Setup of run A:
==> flow/design.v (excerpt) <==
module lidar_system_top (
    input  wire clk,
    input  wire rst,
    input  wire rx,      
    output wire tx,      
    output wire [15:0] dbg_max_idx,
    output wire [15:0] dbg_min_idx,
    output wire [15:0] dbg_max_dist,
    output wire [15:0] dbg_min_dist,
    output wire [15:0] dbg_obs_alert,
    output wire [15:0] dbg_max_angle,
    output wire [15:0] dbg_min_angle,
    output wire        dbg_angle_done
);
    wire [7:0] rx_data;
    wire       rx_valid;
    RxD u_rxd (
        .clk(clk),
        .rx(rx),
        .rst(rst),
        .data(rx_data),
        .data_valid(rx_valid)
    );
    wire [15:0] max_idx, min_idx, max_dist, min_dist, obs_alert;
    wire [15:0] max_angle, min_angle;
    wire        angle_done;
    distance_process u_dp (
        .clk(clk),
        .rst(rst),
        .data_in(rx_data),
        .data_valid(rx_valid),
        .max_idx(max_idx),
        .min_idx(min_idx),
        .max_dist(max_dist),
        .min_dist(min_dist),
        .obs_alert(obs_alert),
        .max_angle(max_angle),
        .min_angle(min_angle),
        .angle_done(angle_done)
    );
    reg [7:0] tx_data;               
    reg       tx_send;               
    wire      tx_busy;               
    reg [31:0] tx_packet;            
    TxD u_txd (
        .clk(clk),
        .rst(rst),
        .data(tx_data),
        .send(tx_send),
        .tx(tx),
  ...
Size: ~6300 cells after synthesis, about 450 flip-flops, roughly 120 I/O pins, ~53000 sq um of cells after synthesis.
Settings: LEC_CHECK=0, ABC_AREA=0, CAP_MARGIN=40, CORE_ASPECT_RATIO=0.92, CORE_MARGIN=2, CORE_UTILIZATION=72, CTS_CLUSTER_DIAMETER=236, GPL_ROUTABILITY_DRIVEN=0, GPL_TIMING_DRIVEN=1, MAX_ROUTING_LAYER=met4, PLACE_DENSITY_LB_ADDON=0.04, SETUP_SLACK_MARGIN=2.0, SLEW_MARGIN=20, TNS_END_PERCENT=5; clock period 7.04 ns.
run.sh (not shown) runs the stock make flow with config.mk's settings and CLKGATE_MAP_FILE=.
In run A the implementation ran to completion but is not tape-out ready, as the final checks report setup timing.
Here is what was changed in the inputs of run B compared with run A.
# run A
export LEC_CHECK = 0
export ABC_AREA = 0
export CAP_MARGIN = 40
export CORE_ASPECT_RATIO = 0.92
export CORE_MARGIN = 2
export CORE_UTILIZATION = 72
export CTS_CLUSTER_DIAMETER = 236
export GPL_ROUTABILITY_DRIVEN = 0
export GPL_TIMING_DRIVEN = 1
export MAX_ROUTING_LAYER = met4
export PLACE_DENSITY_LB_ADDON = 0.04
export SETUP_SLACK_MARGIN = 2.0
export SLEW_MARGIN = 20
export TNS_END_PERCENT = 5
create_clock -name core_clock -period 7.04 [get_ports {clk}]
# run B
export LEC_CHECK = 0
export ABC_AREA = 1
export CAP_MARGIN = 20
export CORE_MARGIN = 2
export CORE_UTILIZATION = 72
export CTS_CLUSTER_DIAMETER = 252
export PLACE_DENSITY = 0.41
export SLEW_MARGIN = 20
create_clock -name core_clock -period 6.58 [get_ports {clk}]
==> comparison <==
- None of the runs run A and run B ends with a clean layout.
- Final-layout fill cell count (run B vs. run A) increases by a few percent
- Critical path buffer and inverter count for run B is lower than for run A.
- Global-route usage (lower): run A
- | core utilization | run A vs run B | ≈ equal |
- Run B — number of buffers added by the clock tree synthesis step about 10% higher, run A as reference
- Going from run A to run B, the die area was enlarged.
- Run B does worse than run A on maximum clock skew at final layout.
- In the tables for run A and run B, chip area line of the yosys report reads higher with run B.
Modified inputs, run C compared to run B
# run B
export LEC_CHECK = 0
export ABC_AREA = 1
export CAP_MARGIN = 20
export CORE_MARGIN = 2
export CORE_UTILIZATION = 72
export CTS_CLUSTER_DIAMETER = 252
export PLACE_DENSITY = 0.41
export SLEW_MARGIN = 20
create_clock -name core_clock -period 6.58 [get_ports {clk}]
# run C
export LEC_CHECK = 0
export CAP_MARGIN = 20
export CORE_MARGIN = 2
export CORE_UTILIZATION = 72
export PLACE_DENSITY = 0.36
export SLEW_MARGIN = 20
create_clock -name core_clock -period 10.5 [get_ports {clk}]
Results
No stage failed in run C, and the final checks on the layout all came back clean. Net switching power figure shrinks by more than a quarter when moving from run B to run C. For number of cells on the critical path, dividing the value from run C by the value from run B gives 0.68. Re share of cell area taken by muxes after synthesis: run B and run C aren't equal, and the higher value belongs to run C. Number of inserted diodes, run B and run C: larger value in run B. Wire length down 24% in run C wrt run B. Run C against run B: effective utilization at floorplan dropped 0.23 points; smallest setup slack after layout climbed 1520 ps; total negative setup slack climbed 15690 ps. Compared to run B, run C was floorplanned on a smaller die.

* * *

indigo:
Starting RTL as in the previous note.
clock: 6.56 ns
lec_check: 0
abc_area: 1
cap_margin: 20
core_margin: 2
core_utilization: 72
cts_cluster_diameter: 252
place_density_lb_addon: 0.08
setup_slack_margin: 1.95
slew_margin: 20
Although it ran to completion, indigo produced a layout that fails the final checks because of setup timing.
The inputs of yarrow differ from those of indigo as listed below.
- a deleted ABC_AREA that had been 1
- a change of CORE_UTILIZATION from 72 to 40
- a deleted SETUP_SLACK_MARGIN that had been 1.95
- a deleted PLACE_DENSITY_LB_ADDON that had been 0.08
- a deleted CTS_CLUSTER_DIAMETER that had been 252
- an added PLACE_DENSITY of 0.6
- a change of the clock period (ns, I/O delays scaled along) from 6.56 to 9.63
==> comparison <==
- Higher worst hold-check slack among indigo and yarrow: indigo
- yarrow: worst setup slack higher than indigo
- Between indigo and yarrow, the cell count went down.
- yarrow: PASS, flow complete, no timing, DRC or antenna violations
- Although indigo finished all stages, its layout failed final checks on setup timing.
- Relative contribution of the clock network to total power in yarrow is 2.0 points lower than in indigo
Input changes introduced in xenon (baseline for comparison: yarrow):
- changing CORE_UTILIZATION from 40 to 57
- changing the clock period (ns, I/O delays scaled along) from 9.63 to 6.01
Notes after the runs:
Reported for yarrow and xenon, total overflow reported by the global router turned out identical to the last digit.
From yarrow to xenon the numbers moved as follows: critical path arrival now smaller, number of vias after detailed routing increased by about 6% relative to the old numbers.
u_dp.u_angle.min_angle[6]$_SDFFE_PP0P_ as the capturing element of the worst setup path was reported by yarrow, and u_dp.u_angle.min_angle[13]$_SDFFE_PP0P_ by xenon.
Of the two candidates, yarrow has the better post-layout worst setup margin and xenon the worse one.
Of yarrow and xenon, the run reporting the lower area growth from synthesis to final layout was yarrow.
yarrow → xenon: sequential power rose by about 60%, residual antenna-violating net count after detailed routing stayed essentially flat, largest incremental delay on the critical path rose by 0.03 ns.
When xenon is set beside yarrow, its area of all placed cells without fillers turns out to be 12% larger.
xenon ends up with a wire length that is 3.0% higher than in yarrow.
[xenon] flow finished | final checks: failed | reasons: setup timing
Power figures rest on the tool's default switching activity, not on a simulated workload.
